// fmad_fp32
module fmad_fp32
  (
   input         clk,
   input         reset,
   input         req,
   input [31:0]  x,
   input [31:0]  y,
   input [31:0]  z,
   output [31:0] rslt,
   output [4:0]  flag
   );
export LEC_CHECK = 0
export ABC_AREA = 1
export CAP_MARGIN = 0
export CELL_PAD_IN_SITES_GLOBAL_PLACEMENT = 2
export CORE_ASPECT_RATIO = 0.63
export CORE_MARGIN = 9
export CORE_UTILIZATION = 59
export CTS_CLUSTER_DIAMETER = 261
export CTS_CLUSTER_SIZE = 36
export GPL_TIMING_DRIVEN = 0
export HOLD_SLACK_MARGIN = 0.3
export MAX_ROUTING_LAYER = met4
export PLACE_DENSITY_LB_ADDON = 0.19
export SLEW_MARGIN = 30
create_clock -name core_clock -period 15.1 [get_ports {clk}]
run.sh (not shown) runs the stock make flow with config.mk's settings and CLKGATE_MAP_FILE=.
The starting point failed in 3_1_place_gp_skip_io.
Next try:
- CELL_PAD_IN_SITES_GLOBAL_PLACEMENT: 2 -> unset
- CORE_MARGIN: 9 -> 2
- CTS_CLUSTER_SIZE: 36 -> unset
- GPL_TIMING_DRIVEN: 0 -> unset
- HOLD_SLACK_MARGIN: 0.3 -> unset
- TNS_END_PERCENT: unset -> 5
- clock period: 15.1 -> 11.6 ns (I/O delays scaled with it)
This time the run ran to the end with violations: setup timing.
Area after synthesis does not change.
Die area went down by 8.9%.
Synthesized cell count does not change.
Next try:
- ABC_AREA: 1 -> unset
- CAP_MARGIN: 0 -> 20
- CORE_ASPECT_RATIO: 0.63 -> unset
- CORE_UTILIZATION: 59 -> 40
- CTS_CLUSTER_DIAMETER: 261 -> unset
- MAX_ROUTING_LAYER: met4 -> unset
- PLACE_DENSITY_LB_ADDON: 0.19 -> unset
- SLEW_MARGIN: 30 -> 20
- TNS_END_PERCENT: 5 -> unset
- clock period: 11.6 -> 16.8 ns (I/O delays scaled with it)
Outcome:
- With this change the flow completed without violations
- non-clock buffer count decreases by 849
- setup slack gains 1.5 ns
- synthesized cell count decreases by 15%
- clock skew decreases by 0.0066 ns
- clock-buffer cell count increases by 6
- worst hold slack loses 0.0083 ns
- first-iteration DRC count decreases by 51%


== run A ==
Starting RTL as in the previous note.
==> flow/design.v (excerpt) <==
module fmad_fp32
  (
   input         clk,
   input         reset,
   input         req,
   input [31:0]  x,
   input [31:0]  y,
   input [31:0]  z,
   output [31:0] rslt,
   output [4:0]  flag
   );
clock: 12.0 ns
lec_check: 0
abc_area: 1
cap_margin: 0
core_aspect_ratio: 0.63
core_margin: 2
core_utilization: 70
cts_cluster_diameter: 261
cts_cluster_size: 32
max_routing_layer: met4
place_density_lb_addon: 0.19
slew_margin: 30
As the logs show, run A stopped at global routing after a tool error, so it never reached the end of the flow.
Input changes introduced in run B (baseline for comparison: run A):
# run A
export LEC_CHECK = 0
export ABC_AREA = 1
export CAP_MARGIN = 0
export CORE_ASPECT_RATIO = 0.63
export CORE_MARGIN = 2
export CORE_UTILIZATION = 70
export CTS_CLUSTER_DIAMETER = 261
export CTS_CLUSTER_SIZE = 32
export MAX_ROUTING_LAYER = met4
export PLACE_DENSITY_LB_ADDON = 0.19
export SLEW_MARGIN = 30
create_clock -name core_clock -period 12.0 [get_ports {clk}]
# run B
export LEC_CHECK = 0
export CAP_MARGIN = 20
export CORE_MARGIN = 2
export CORE_UTILIZATION = 65
export SLEW_MARGIN = 20
create_clock -name core_clock -period 13.6 [get_ports {clk}]
Findings:
- Run B finished all stages; layout check result: FAIL, due to setup timing.
- What ended run A was a tool error in global routing; the run never finished.
- In run B, the cell count after synthesis came out 1174 below the value in run A.
- Run B against run A; die size is up by a little under 10%.
- Cell area after synthesis (run B over run A): increase, 0.88%
- Post-synthesis chip area from yosys on run B is up relative to run A.
Input changes introduced in run C (baseline for comparison: run B):
# run B
export LEC_CHECK = 0
export CAP_MARGIN = 20
export CORE_MARGIN = 2
export CORE_UTILIZATION = 65
export SLEW_MARGIN = 20
create_clock -name core_clock -period 13.6 [get_ports {clk}]
# run C
export LEC_CHECK = 0
export ABC_AREA = 1
export CAP_MARGIN = 15
export CORE_MARGIN = 2
export CORE_UTILIZATION = 72
export CTS_CLUSTER_DIAMETER = 201
export CTS_CLUSTER_SIZE = 72
export SETUP_SLACK_MARGIN = -1.03
export SLEW_MARGIN = 20
create_clock -name core_clock -period 10.7 [get_ports {clk}]
==> comparison <==
- Of run C and run B, only run C never reached the final stage.
- Run B finished every stage; the final checks, however, were not passed, the failures being setup timing.
- In the reports for run C and run B, the smaller instance tally after logic synthesis belongs to run B.
- Run C against run B: synthesized-area fraction occupied by and/or/nand/nor cells rose by 4.4 points; area fraction in mux cells lower; mean post-synth cell area dropped 1.3 µm²; pre-CTS setup slack shows a reduction of 0.41 ns.
Edits applied to the flow inputs when going from run C to run D:
# run C
export LEC_CHECK = 0
export ABC_AREA = 1
export CAP_MARGIN = 15
export CORE_MARGIN = 2
export CORE_UTILIZATION = 72
export CTS_CLUSTER_DIAMETER = 201
export CTS_CLUSTER_SIZE = 72
export SETUP_SLACK_MARGIN = -1.03
export SLEW_MARGIN = 20
create_clock -name core_clock -period 10.7 [get_ports {clk}]
# run D
export LEC_CHECK = 0
export ABC_AREA = 1
export CAP_MARGIN = 15
export CORE_MARGIN = 2
export CORE_UTILIZATION = 72
export CTS_CLUSTER_DIAMETER = 319
export CTS_CLUSTER_SIZE = 98
export PLACE_DENSITY = 0.86
export SLEW_MARGIN = 20
export TNS_END_PERCENT = 10
create_clock -name core_clock -period 9.91 [get_ports {clk}]
### Flow results
- The worst slack at placement of run D falls short of that of run C by 0.62 ns.
- From run D to run C, site row count did not move at all.
- Area of the die essentially unchanged between run D and run C.
- Synthesized instance count: run D vs run C identical
- Looking at run D and run C, the number of H-tree branching levels is a wash.
- Reported for run D and run C, adder and majority gate portion of the synthesized area turned out identical to the last digit.
- Number of buffers added for setup after CTS on run D is up relative to run C.
- Number of distinct library cells after synthesis came out exactly the same in run D and run C.
- Run D failed in global routing with GRT-0116.
- Placed instance area up 890 µm² in run D wrt run C
- Run D vs. run C: number of sinks driven by the clock tree neither gained nor lost much; basic-gate share of the synthesized area counting and, or, nand and nor cells saw little to no change.
> inputs changed (run D -> run E)
# run D
export LEC_CHECK = 0
export ABC_AREA = 1
export CAP_MARGIN = 15
export CORE_MARGIN = 2
export CORE_UTILIZATION = 72
export CTS_CLUSTER_DIAMETER = 319
export CTS_CLUSTER_SIZE = 98
export PLACE_DENSITY = 0.86
export SLEW_MARGIN = 20
export TNS_END_PERCENT = 10
create_clock -name core_clock -period 9.91 [get_ports {clk}]
# run E
export LEC_CHECK = 0
export CAP_MARGIN = 20
export CORE_MARGIN = 2
export CORE_UTILIZATION = 51
export SLEW_MARGIN = 20
create_clock -name core_clock -period 16.8 [get_ports {clk}]
## What came out
Run E: flow completed, timing, DRC and antenna clean. [compare] base=run D new=run E: starting density of the core decreased 21 points, instance count after placement with tap cells included decreased 20%, number of cell instances after yosys synthesis decreased about 15%, count of flip-flops with a built-in enable after synthesis essentially unchanged. Synthesized cell count in run E is about 15% lower than in run D. On run E: buffer count from post-CTS setup fixing is 182 lower than what run D gave. Taking run D as 1.0, run E lands at 1.19 on die height. Diff run D -> run E | detailed placement HPWL | decrease of 20 mm. Between run D and run E, the flow reports total cell area reported by yosys after synthesis increasing slightly.


fmad_fp32 again, from the RTL that the note above started with.
clock: 14.7 ns
lec_check: 0
cap_margin: 10
cell_pad_in_sites_detail_placement: 1
core_aspect_ratio: 1.72
core_margin: 8
core_utilization: 40
cts_cluster_size: 45
gpl_routability_driven: 1
gpl_timing_driven: 0
min_routing_layer: met1
setup_slack_margin: -0.65
slew_margin: 20
The starting point finished but fails on setup timing.
==> next run, changes <==
CAP_MARGIN = 20   (was 10)
CELL_PAD_IN_SITES_DETAIL_PLACEMENT = unset   (was 1)
CORE_ASPECT_RATIO = unset   (was 1.72)
CORE_MARGIN = 2   (was 8)
CORE_UTILIZATION = 72   (was 40)
CTS_CLUSTER_SIZE = 100   (was 45)
GPL_ROUTABILITY_DRIVEN = unset   (was 1)
GPL_TIMING_DRIVEN = unset   (was 0)
MIN_ROUTING_LAYER = unset   (was met1)
PLACE_DENSITY = 0.43   (was unset)
SETUP_SLACK_MARGIN = unset   (was -0.65)
TNS_END_PERCENT = 40   (was unset)
clock period = 11.4 ns   (was 14.7 ns; I/O delays follow)
With this change the flow never finished: it broke off in global routing (5_1_grt) on ODB-0269.
Die size shrinks by 48%.
Synthesized area is unchanged.
Synthesized cell count is unchanged.
==> next run, changes <==
ABC_AREA = 1   (was unset)
CORE_ASPECT_RATIO = 1.34   (was unset)
CTS_CLUSTER_SIZE = 10   (was 100)
PLACE_DENSITY = unset   (was 0.43)
SETUP_SLACK_MARGIN = 0.59   (was unset)
TNS_END_PERCENT = unset   (was 40)
clock period = 2.09 ns   (was 11.4 ns; I/O delays follow)
What happened: With this change the flow never finished: it broke off in detailed placement (3_5_place_dp); synthesized cell count goes up by about 18%; area after synthesis goes down by about 0.9%; die size goes down by 0.83%.


Starting RTL as in the previous note.
make LEC_CHECK=0 ABC_AREA=1 CAP_MARGIN=0 CORE_ASPECT_RATIO=0.91 CORE_MARGIN=2 CORE_UTILIZATION=72 CTS_CLUSTER_DIAMETER=222 CTS_CLUSTER_SIZE=39 SETUP_SLACK_MARGIN=2.91 SLEW_MARGIN=20 finish   # period 10.3 ns
The starting point never finished: it broke off in global routing.
Edit:
ABC_AREA = default   (was 1)
CAP_MARGIN = 15   (was 0)
CORE_ASPECT_RATIO = default   (was 0.91)
CTS_CLUSTER_DIAMETER = default   (was 222)
CTS_CLUSTER_SIZE = 40   (was 39)
SETUP_SLACK_MARGIN = default   (was 2.91)
clock period = 13.6 ns   (was 10.3 ns; I/O delays follow)
Now the flow ran to the end with violations: setup timing.
Area after synthesis rose by 0.88%.
Die size grows by 0.87%.
Synthesized cell count drops by 15%.
Edit:
CAP_MARGIN = 10   (was 15)
CTS_CLUSTER_SIZE = 36   (was 40)
clock period = 14.6 ns   (was 13.6 ns; I/O delays follow)
=> The new run finished but fails on setup timing; non-clock buffer count went down by 131; maximum frequency climbs by a few percent; via count goes down by a few percent; synthesized area does not change; wire length fell by a few percent.
